==> run R <==
==> flow/design.v <==
module DCIM (
    input clk,
    input rst_n,
    input in_valid,
    input [127:0] in_data1,
    input [127:0] in_data2,
    input [127:0] in_data3,
    input [127:0] in_data4, 
    output reg out_valid,
    output reg [12:0] O1,
    output reg [12:0] O2,
    output reg [12:0] O3,
    output reg [12:0] O4
);
reg [127:0] in_data1_dff, in_data2_dff, in_data3_dff, in_data4_dff;
always @(posedge clk) begin
    in_data1_dff <= in_data1;
    in_data2_dff <= in_data2;
    in_data3_dff <= in_data3;
    in_data4_dff <= in_data4;
end
reg in_valid_dff, in_valid_d2, in_valid_d3, in_valid_d4, in_valid_d5, in_valid_d6, in_valid_d7, in_valid_d8;
reg [1:0] cnt;
always @(posedge clk or negedge rst_n) begin
    if (!rst_n) begin
        in_valid_dff <= 1'b0;
        in_valid_d2 <= 1'b0;
        in_valid_d3 <= 1'b0;
        in_valid_d4 <= 1'b0;
        in_valid_d5 <= 1'b0;
        in_valid_d6 <= 1'b0;
        in_valid_d7 <= 1'b0;
        in_valid_d8 <= 1'b0;
    end
    else begin
        in_valid_dff <= in_valid;
        in_valid_d2 <= in_valid_dff;
        in_valid_d3 <= in_valid_d2;
        in_valid_d4 <= in_valid_d3;
        in_valid_d5 <= in_valid_d4;
        in_valid_d6 <= in_valid_d5;
        in_valid_d7 <= in_valid_d6;
        in_valid_d8 <= in_valid_d7;
    end
end
reg [4:0] sum1_1 [0:15], sum2_1 [0:15], sum3_1 [0:15], sum4_1 [0:15];
reg [5:0] sum1_2 [0:7], sum2_2 [0:7], sum3_2 [0:7], sum4_2 [0:7];
reg [6:0] sum1_3 [0:3], sum2_3 [0:3], sum3_3 [0:3], sum4_3 [0:3];
reg [7:0] sum1_4 [0:1], sum2_4 [0:1], sum3_4 [0:1], sum4_4 [0:1];
reg [8:0] sum1_5, sum2_5, sum3_5, sum4_5;
generate
    genvar i_1;
    for (i_1 = 0; i_1 < 16; i_1 = i_1 + 1) begin
        always @(posedge clk) begin
            sum1_1[i_1] <= in_data1_dff[127-i_1*8:124-i_1*8] + in_data1_dff[123-i_1*8:120-i_1*8];
            sum2_1[i_1] <= in_data2_dff[127-i_1*8:124-i_1*8] + in_data2_dff[123-i_1*8:120-i_1*8];
            sum3_1[i_1] <= in_data3_dff[127-i_1*8:124-i_1*8] + in_data3_dff[123-i_1*8:120-i_1*8];
            sum4_1[i_1] <= in_data4_dff[127-i_1*8:124-i_1*8] + in_data4_dff[123-i_1*8:120-i_1*8];
        end
    end
endgenerate
generate
    genvar i_2;
    for (i_2 = 0; i_2 < 8; i_2 = i_2 + 1) begin
        always @(posedge clk) begin
            sum1_2[i_2] <= sum1_1[i_2*2] + sum1_1[i_2*2+1];
            sum2_2[i_2] <= sum2_1[i_2*2] + sum2_1[i_2*2+1];
            sum3_2[i_2] <= sum3_1[i_2*2] + sum3_1[i_2*2+1];
            sum4_2[i_2] <= sum4_1[i_2*2] + sum4_1[i_2*2+1];
        end
    end
endgenerate
generate
    genvar i_3;
    for (i_3 = 0; i_3 < 4; i_3 = i_3 + 1) begin
        always @(posedge clk) begin
            sum1_3[i_3] <= sum1_2[i_3*2] + sum1_2[i_3*2+1];
            sum2_3[i_3] <= sum2_2[i_3*2] + sum2_2[i_3*2+1];
            sum3_3[i_3] <= sum3_2[i_3*2] + sum3_2[i_3*2+1];
            sum4_3[i_3] <= sum4_2[i_3*2] + sum4_2[i_3*2+1];
        end
    end
endgenerate
generate
    genvar i_4;
    for (i_4 = 0; i_4 < 2; i_4 = i_4 + 1) begin
        always @(posedge clk) begin
            sum1_4[i_4] <= sum1_3[i_4*2] + sum1_3[i_4*2+1];
            sum2_4[i_4] <= sum2_3[i_4*2] + sum2_3[i_4*2+1];
            sum3_4[i_4] <= sum3_3[i_4*2] + sum3_3[i_4*2+1];
            sum4_4[i_4] <= sum4_3[i_4*2] + sum4_3[i_4*2+1];
        end
    end
endgenerate
always @(posedge clk) begin
    sum1_5 <= sum1_4[0] + sum1_4[1];
    sum2_5 <= sum2_4[0] + sum2_4[1];
    sum3_5 <= sum3_4[0] + sum3_4[1];
    sum4_5 <= sum4_4[0] + sum4_4[1];
end
always @(posedge clk or negedge rst_n) begin
    if (!rst_n) begin
        cnt <= 2'd0;
    end
    else begin
        if (in_valid_d6) begin
            cnt <= cnt + 1;
        end
    end
end
reg [12:0] sum1, sum2, sum3, sum4;
always @(posedge clk or negedge rst_n) begin
    if (!rst_n) begin
        sum1 <= 13'b0;
        sum2 <= 13'b0;
        sum3 <= 13'b0;
        sum4 <= 13'b0;
    end
    else begin
        if (in_valid_d6) begin
            if (~|cnt) begin
                sum1 <= sum1_5;
                sum2 <= sum2_5;
                sum3 <= sum3_5;
                sum4 <= sum4_5;
            end else begin
                sum1 <= {sum1[11:0], 1'b0} + sum1_5;
                sum2 <= {sum2[11:0], 1'b0} + sum2_5;
                sum3 <= {sum3[11:0], 1'b0} + sum3_5;
                sum4 <= {sum4[11:0], 1'b0} + sum4_5;
            end
        end
    end
end
always @(posedge clk or negedge rst_n) begin
    if (!rst_n) begin
        O1 <= 13'b0;
        O2 <= 13'b0;
        O3 <= 13'b0;
        O4 <= 13'b0;
    end
    else begin
        if (in_valid_d7 & ~|cnt) begin
            O1 <= sum1;
            O2 <= sum2;
            O3 <= sum3;
            O4 <= sum4;
        end 
        else begin
            O1 <= 13'b0;
            O2 <= 13'b0;
            O3 <= 13'b0;
            O4 <= 13'b0;
        end
    end
end
always @(posedge clk or negedge rst_n) begin
    if (!rst_n) begin
        out_valid <= 1'b0;
    end
    else begin
        if (in_valid_d7 & ~|cnt) begin
            out_valid <= 1'b1;
        end
        else begin
            out_valid <= 1'b0;
        end
    end
end
endmodule
==> flow/run.sh <==
#!/bin/bash
# the make line also repeats each setting of config.mk as NAME=value (left out here)
make -C /OpenROAD-flow-scripts/flow DESIGN_CONFIG=/design/flow/config.mk WORK_HOME=/design/flow/orfs CLKGATE_MAP_FILE= finish
==> flow/config.mk <==
export PLATFORM = sky130hd
export DESIGN_NAME = DCIM
export DESIGN_NICKNAME = DCIM
export VERILOG_FILES = /design/flow/design.v
export SDC_FILE = /design/flow/constraint.sdc
export NUM_CORES = 4
export LEC_CHECK = 0
export ABC_AREA = 1
export CAP_MARGIN = 20
export CORE_MARGIN = 2
export CORE_UTILIZATION = 72
export CTS_CLUSTER_DIAMETER = 372
export GPL_ROUTABILITY_DRIVEN = 0
export HOLD_SLACK_MARGIN = 0.29
export MIN_ROUTING_LAYER = met1
export SETUP_SLACK_MARGIN = -0.11
export SLEW_MARGIN = 15
==> flow/constraint.sdc <==
create_clock -name core_clock -period 1.59 [get_ports {clk}]
set_input_delay 0.3180 -clock core_clock [delete_from_list [all_inputs] [get_ports {clk}]]
set_output_delay 0.3180 -clock core_clock [all_outputs]
set_load 0.01 [all_outputs]
==> run K: changes against run R <==
CORE_MARGIN = 3   (was 2)
CORE_UTILIZATION = 47   (was 72)
GPL_ROUTABILITY_DRIVEN = 1   (was 0)
GPL_TIMING_DRIVEN = 0   (was unset)
HOLD_SLACK_MARGIN = unset   (was 0.29)
MAX_ROUTING_LAYER = met4   (was unset)
PLACE_DENSITY_LB_ADDON = 0.0   (was unset)
SETUP_SLACK_MARGIN = -0.03   (was -0.11)
TNS_END_PERCENT = 90   (was unset)
==> flow/constraint.sdc (replaced) <==
create_clock -name core_clock -period 3.05 [get_ports {clk}]
set_input_delay 0.6100 -clock core_clock [delete_from_list [all_inputs] [get_ports {clk}]]
set_output_delay 0.6100 -clock core_clock [all_outputs]
set_load 0.01 [all_outputs]
==> run A: changes against run R <==
ABC_AREA = unset   (was 1)
CORE_UTILIZATION = 67   (was 72)
CTS_CLUSTER_DIAMETER = 360   (was 372)
CTS_CLUSTER_SIZE = 14   (was unset)
GPL_ROUTABILITY_DRIVEN = unset   (was 0)
HOLD_SLACK_MARGIN = 0.27   (was 0.29)
MIN_ROUTING_LAYER = unset   (was met1)
SETUP_SLACK_MARGIN = unset   (was -0.11)
SLEW_MARGIN = 20   (was 15)
==> flow/constraint.sdc (replaced) <==
create_clock -name core_clock -period 1.31 [get_ports {clk}]
set_input_delay 0.2620 -clock core_clock [delete_from_list [all_inputs] [get_ports {clk}]]
set_output_delay 0.2620 -clock core_clock [all_outputs]
set_load 0.01 [all_outputs]
==> summary of the runs <==
- Run R ended with an error in 5_1_grt (GRT-0232). Run K finished with timing, DRC and antenna clean. Run A stopped in 4_1_cts with DPL-0033.
- Between run K and run A, the lower die area is in run A (gap 45%, measured against run A).
- Against run A, the area after synthesis of run K is higher by about 1.3%.
- Synthesized cell count is the same in run K and run R.
==> figures <==
item	run A	run R	run K
Library cells used by synthesis	51	32	32
# Cells Yosys	4,120	4,671	4,671
GPL Wtd Cong	0.893	-	0.850
Simple logic cell fraction of the synthesized area	5.45%	8.03%	8.03%
Cell area after placement	0.0606 sq mm	0.0580 sq mm	0.0584 sq mm
Post-synth seq share	54.9%	54.2%	54.2%
Worst-case clock buffer depth	-	3	3
Number of core rows	100	97	120
Half-perimeter wire length after placement	79,500 microns	78,400 microns	80,100 microns
Outcome	did not finish	did not finish	no timing/DRC/antenna violations
Last stage reached	4_1_cts	5_1_grt	-
Number of sinks driven by the clock tree	-	1,350	1,350
Number of cells upsized or downsized after cts	-	123	0
Adder and majority cell fraction of the synthesized area	20.9%	20.6%	20.6%
Mux cell area share	0.279%	0%	0%
Core Region	0.0743 sq mm	0.0700 sq mm	0.107 sq mm
Yosys synthesis chip area	0.0503 sq mm	0.0509 sq mm	0.0509 sq mm
Compound Share, Synth	8.91%	6.60%	6.60%
Number of H-tree levels	-	4	4
